## run A
==> flow/design.v <==
module apb_master #(
    parameter DATA_WD = 8,
    parameter ADDR_WD = 8
) (
    input                         clk,
    input                         rst_n,
    input [DATA_WD + ADDR_WD : 0] cmd_in,
    input                         cmd_vld,
    input [DATA_WD - 1 : 0]       prdata,
    input                         pready,
    output                        cmd_rdy,
    output                        psel,
    output                        penable,
    output                        pwrite,
    output [ADDR_WD - 1 : 0]      paddr,
    output [DATA_WD - 1 : 0]      pwdata,
    output                        read_vld,
    output [DATA_WD - 1 : 0]      read_data
);
localparam [1:0] IDLE = 2'b00;
localparam [1:0] SETUP = 2'b01;
localparam [1:0] ACCESS = 2'b11;
reg [1:0] state,next_state;
reg r_psel,r_penable;
assign psel = r_psel;
assign penable = r_penable;
reg [DATA_WD + ADDR_WD : 0] r_cmd_in;
wire cmd_fire;
assign cmd_fire = cmd_vld && cmd_rdy;
assign cmd_rdy = state == IDLE;
always @(posedge clk or negedge rst_n) begin
    if(!rst_n) begin
        state <= IDLE;
    end
    else begin
        state <= next_state;
    end
end
always @(*) begin
    case(state)
        IDLE: begin
            if(cmd_fire) begin
                next_state = SETUP;
            end
            else begin
                next_state = IDLE;
            end
        end
        SETUP: begin
            next_state = ACCESS;
        end
        ACCESS: begin
            if(pready) begin
                next_state = IDLE;
            end
            else begin
                next_state = ACCESS;
            end
        end
        default: begin
            next_state = IDLE;
        end
    endcase
end
always @(*) begin
    r_psel = 'b0;
    r_penable = 'b0;
    case(state)
        IDLE: begin
        end
        SETUP: begin
            r_psel = 1'b1;
        end
        ACCESS: begin
            r_psel = 1'b1;
            r_penable = 1'b1;
        end
        default: begin
        end
    endcase
end
always @(posedge clk or negedge rst_n) begin
    if(!rst_n) begin
        r_cmd_in <= 'b0;
    end
    else if(cmd_fire) begin
        r_cmd_in <= cmd_in;
    end
end
assign paddr  = r_cmd_in[DATA_WD + ADDR_WD - 1 : DATA_WD];
assign pwdata = r_cmd_in[DATA_WD - 1 : 0];
assign pwrite = r_cmd_in[DATA_WD + ADDR_WD];
assign read_data = prdata;
assign read_vld = ~pwrite && pready;
endmodule
module apb_slave #(
    parameter DATA_WD = 8,
    parameter ADDR_WD = 8 
) (
    input                    clk,
    input                    rst_n,
    input                    psel,
    input                    penable,
    input                    pwrite,
    input  [ADDR_WD - 1 : 0] paddr,
    input  [DATA_WD - 1 : 0] pwdata,
    output [DATA_WD - 1 : 0] prdata,
    output                   pready
);
localparam ADDR_MAX = (1 << ADDR_WD);
reg [DATA_WD - 1 : 0] mem [ADDR_MAX - 1 : 0];
localparam [1:0] IDLE = 2'b00;
localparam [1:0] SETUP = 2'b01;
localparam [1:0] ACCESS = 2'b11; 
reg [1:0] state,next_state;
wire apb_fire;
assign apb_fire = psel && penable && pready;
always @(posedge clk or negedge rst_n) begin
    if(!rst_n) begin
        state <= IDLE;
    end
    else begin
        state <= next_state;
    end
end
always @(*) begin
    case(state) 
        IDLE: begin
            if(psel) begin
                next_state = SETUP;
            end
            else begin
                next_state = IDLE;
            end
        end
        SETUP: begin
            next_state = ACCESS;
        end
        ACCESS: begin
            if(!pready) begin
                next_state = ACCESS;
            end
            else if(psel) begin
                next_state = SETUP;
            end
            else begin
                next_state = IDLE;
            end
        end
        default: begin
            next_state = IDLE;
        end
    endcase
end
reg r_pready;
assign pready = r_pready;
always @(*) begin
    case(state)
        IDLE: begin
            r_pready = 1'b0;            
        end 
        SETUP: begin
            r_pready = 1'b0;            
        end
        ACCESS: begin
            if(psel && penable) begin
                r_pready = 1'b1;
            end
            else begin
                r_pready = 1'b0;
            end
        end
        default: begin
            r_pready = 1'b0;
        end
    endcase
end
always @(posedge clk) begin
    if(apb_fire && pwrite) begin
        mem[paddr] <= pwdata;
    end
end
assign prdata = mem[paddr];
endmodule
module apb_top #(
    parameter DATA_WD = 8,
    parameter ADDR_WD = 8 
) (
    input                         clk,
    input                         rst_n,
    input [DATA_WD + ADDR_WD : 0] cmd_in,
    input                         cmd_vld,
    output                        cmd_rdy,
    output                        read_vld,
    output [DATA_WD - 1 : 0]      read_data
);
    wire psel,penable,pwrite,pready;
    wire [DATA_WD - 1 : 0] pwdata;
    wire [ADDR_WD - 1 : 0] paddr;
    wire [DATA_WD - 1 : 0] prdata;
   apb_master  #(
              .DATA_WD(DATA_WD),
              .ADDR_WD(ADDR_WD)
            )u_apb_master(
              .clk(clk),
              .rst_n(rst_n),
              .cmd_in(cmd_in),
              .cmd_vld(cmd_vld),
              .prdata(prdata),
              .pready(pready),
              .cmd_rdy(cmd_rdy),
              .psel(psel),
              .penable(penable),
              .pwrite(pwrite),
              .paddr(paddr),
              .pwdata(pwdata),
              .read_vld(read_vld),
              .read_data(read_data)
            );
   apb_slave  #(
             .DATA_WD(DATA_WD),
             .ADDR_WD(ADDR_WD)
           )u_apb_slave(
             .clk(clk),
             .rst_n(rst_n),
             .psel(psel),
             .penable(penable),
             .pwrite(pwrite),
             .paddr(paddr),
             .pwdata(pwdata),
             .prdata(prdata),
             .pready(pready)
           );
endmodule
clock: 3.36 ns
lec_check: 0
abc_area: 0
cap_margin: 10
core_margin: 2
core_utilization: 72
cts_cluster_diameter: 352
setup_slack_margin: -0.33
slew_margin: 20
run.sh (not shown) runs the stock make flow with config.mk's settings and CLKGATE_MAP_FILE=.
The layout from run A, despite a flow that completed every stage, fails the layout checks, with the failing checks listed as setup timing.
--- input diff run A..run B ---
--- a/flow/config.mk
+++ b/flow/config.mk
@@ -7,3 +7,3 @@
 export LEC_CHECK = 0
-export ABC_AREA = 0
+export ABC_AREA = 1
 export CAP_MARGIN = 10
@@ -12,3 +12,3 @@
 export CTS_CLUSTER_DIAMETER = 352
-export SETUP_SLACK_MARGIN = -0.33
+export SETUP_SLACK_MARGIN = -0.16
 export SLEW_MARGIN = 20
==> results <==
- [run B] flow finished | final checks: failed | reasons: setup timing
- Of the two values seen for critical path capture point, read_data[5] was produced by run B and read_data[4] by run A.
- Re total chip power: run A and run B aren't equal, and the lower value belongs to run A.
- The die size of run B was inferior to that of run A.
- Of run B and run A, it is run B that has the lower sequential portion of the cell area.
- Changes observed in run B relative to run A: cell depth of the worst setup path grew by 7; final core utilization shrank by 1.0 points.
- Run B vs run A — power attributed to combinational cells rose 45%.
- Design area, run A and run B: higher on run B
Edits applied to the flow inputs when going from run B to run C:
--- a/flow/config.mk
+++ b/flow/config.mk
@@ -7,8 +7,6 @@
 export LEC_CHECK = 0
-export ABC_AREA = 1
-export CAP_MARGIN = 10
+export CAP_MARGIN = 20
 export CORE_MARGIN = 2
 export CORE_UTILIZATION = 72
-export CTS_CLUSTER_DIAMETER = 352
-export SETUP_SLACK_MARGIN = -0.16
+export SETUP_SLACK_MARGIN = 1.16
 export SLEW_MARGIN = 20
==> flow/constraint.sdc <==
create_clock -name core_clock -period 4.61 [get_ports {clk}]
set_input_delay 0.9220 -clock core_clock [delete_from_list [all_inputs] [get_ports {clk}]]
set_output_delay 0.9220 -clock core_clock [all_outputs]
set_load 0.01 [all_outputs]
Findings:
- Compared run C vs run B, and relative slew slack is down in run C.
- Relative to run B, worst hold slack has gone up in run C.
- Global routing met3 resource utilization: run C and run B compared, higher one is run B
- The combinational family with the most area after synthesis comes out simple AND/OR/NAND/NOR gates in one run and multiplexers in the other, namely in run B and run C respectively.
- The number of unique standard cell types used by synthesis in run C was higher than what run B gave.
- Global-route wire length before repair ends up higher on run B.
- In the tables for run C and run B, critical path required time reads higher with run C.
- Run C ended up with a higher slew at the pin closest to its max-slew limit than run B did.
- What the final checks of run C revealed, after a flow that finished every stage, was a layout that fails on setup timing.
- For run B, the class of the tightest hold or removal check was in2reg, unlike run C, where it was reg2reg.

RTL: the design.v shown in full above, as it stands there.
clock: 3.59 ns
lec_check: 0
cap_margin: 15
core_aspect_ratio: 1.53
core_margin: 3
core_utilization: 40
cts_cluster_size: 13
gpl_routability_driven: 0
gpl_timing_driven: 1
max_routing_layer: met5
slew_margin: 20
The baseline produced a layout that fails on negative setup slack.
Rerun with:
Settings changed: CORE_MARGIN 3 to 2, CORE_UTILIZATION 40 to 67, CTS_CLUSTER_DIAMETER from default to 205, SETUP_SLACK_MARGIN from default to 0.05, TNS_END_PERCENT from default to 70.
The new run ran to the end with violations: negative setup slack.
Final cell count goes down by 16%.
Total power goes down by 2.5%.
Clock skew goes down by 0.025 ns.
First-iteration DRC count goes up by 19%.
Die size goes down by 41%.
Count of clock-buffer cells in the layout goes down by 37.
Rerun with:
Settings changed: ABC_AREA from default to 0, CAP_MARGIN 15 to 10, CELL_PAD_IN_SITES_DETAIL_PLACEMENT from default to 0, CORE_ASPECT_RATIO 1.53 to 1.51, CORE_MARGIN 2 to 3, CORE_UTILIZATION 67 to 50, CTS_CLUSTER_DIAMETER 205 to default, GPL_ROUTABILITY_DRIVEN 0 to 1, HOLD_SLACK_MARGIN from default to 0.1, MIN_ROUTING_LAYER from default to met1, SETUP_SLACK_MARGIN 0.05 to default, TNS_END_PERCENT 70 to 50.
=>
- The new run finished but failed the layout checks on negative setup slack
- die area came out higher by a quarter to a third
- total power came out higher by a few percent
- sequential power hardly moves
Rerun with:
Settings changed: ABC_AREA 0 to default, CAP_MARGIN 10 to 20, CELL_PAD_IN_SITES_DETAIL_PLACEMENT 0 to default, CORE_ASPECT_RATIO 1.51 to default, CORE_MARGIN 3 to 2, CORE_UTILIZATION 50 to 70, CTS_CLUSTER_SIZE 13 to 32, GPL_ROUTABILITY_DRIVEN 1 to default, GPL_TIMING_DRIVEN 1 to default, HOLD_SLACK_MARGIN 0.1 to default, MAX_ROUTING_LAYER met5 to default, MIN_ROUTING_LAYER met1 to default, TNS_END_PERCENT 50 to default.
Clock period 3.59 ns to 3.72 ns, I/O delays scaled along.
Result:
- The new run produced a layout that fails on negative setup slack
- global-route usage rises by 11 points
- cell area decreases by 0.57%
- critical path depth does not change
- sequential power shrinks by about 3%
- wire length rose by 0.80%
- combinational power shrinks by 4.4%
- utilization went up by 23 points
- flip-flop count is unchanged
- clock power grows by about 6%

// apb_top: RTL as listed in full above, without the edits since
clock: 4.38 ns
lec_check: 0
cap_margin: 20
core_margin: 2
core_utilization: 70
slew_margin: 20
The baseline produced a layout that fails on negative setup slack.
Next try:
--- a/flow/config.mk
+++ b/flow/config.mk
@@ -10,0 +11,2 @@
+export CTS_CLUSTER_SIZE = 53
+export PLACE_DENSITY = 0.6
==> flow/constraint.sdc (replaced) <==
create_clock -name core_clock -period 4.78 [get_ports {clk}]
set_input_delay 0.9560 -clock core_clock [delete_from_list [all_inputs] [get_ports {clk}]]
set_output_delay 0.9560 -clock core_clock [all_outputs]
set_load 0.01 [all_outputs]
Effect: The changed run completed and failed the layout checks on negative setup slack; power drops by 8.9%; count of clock-buffer cells in the layout increases by 18; sequential share of layout area came out higher by 0.32 points; routed wire length fell by 0.89%; cell count drops by 0.43%; flip-flop count stays the same; area after synthesis does not change.
Next try:
--- a/flow/config.mk
+++ b/flow/config.mk
@@ -8 +8,3 @@
-export CAP_MARGIN = 20
+export ABC_AREA = 1
+export CAP_MARGIN = 15
+export CORE_ASPECT_RATIO = 1.04
@@ -10,3 +12,7 @@
-export CORE_UTILIZATION = 70
-export CTS_CLUSTER_SIZE = 53
-export PLACE_DENSITY = 0.6
+export CORE_UTILIZATION = 72
+export CTS_CLUSTER_SIZE = 75
+export GPL_ROUTABILITY_DRIVEN = 0
+export GPL_TIMING_DRIVEN = 1
+export MAX_ROUTING_LAYER = met5
+export PLACE_DENSITY_LB_ADDON = 0.01
+export SETUP_SLACK_MARGIN = -0.2
==> flow/constraint.sdc (replaced) <==
create_clock -name core_clock -period 3.51 [get_ports {clk}]
set_input_delay 0.7020 -clock core_clock [delete_from_list [all_inputs] [get_ports {clk}]]
set_output_delay 0.7020 -clock core_clock [all_outputs]
set_load 0.01 [all_outputs]
=>
- The changed run produced a layout that fails on negative setup slack
- die area climbs by 5.0%
- final cell count rose by 82%
- power increases by 44%
- worst setup slack gets worse by 0.34 ns
- combinational power climbs by 95%
- non-clock buffer count rose by 179
- sequential cell count stays the same
- via count went up by 53%
- clock skew stays flat
- global-route usage is higher by 4.7 points
Next try:
==> flow/config.mk (replaced) <==
export PLATFORM = sky130hd
export DESIGN_NAME = apb_top
export DESIGN_NICKNAME = apb_top
export VERILOG_FILES = /design/flow/design.v
export SDC_FILE = /design/flow/constraint.sdc
export NUM_CORES = 4
export LEC_CHECK = 0
export CAP_MARGIN = 20
export CORE_MARGIN = 2
export CORE_UTILIZATION = 24
export PLACE_DENSITY = 0.6
export SLEW_MARGIN = 20
==> flow/constraint.sdc (replaced) <==
create_clock -name core_clock -period 5.96 [get_ports {clk}]
set_input_delay 1.1920 -clock core_clock [delete_from_list [all_inputs] [get_ports {clk}]]
set_output_delay 1.1920 -clock core_clock [all_outputs]
set_load 0.01 [all_outputs]
The changed run produced a clean layout.
Count of clock-buffer cells in the layout shrinks by 35.
Cell area fell by a few percent.
Wire length is lower by about a fifth.
Total power is lower by well over a third.
Utilization falls by 56 points.
Setup slack improved by 0.76 ns.
Via count falls by well over a third.
No activity file was given, so power comes from the tool's default toggle rates.
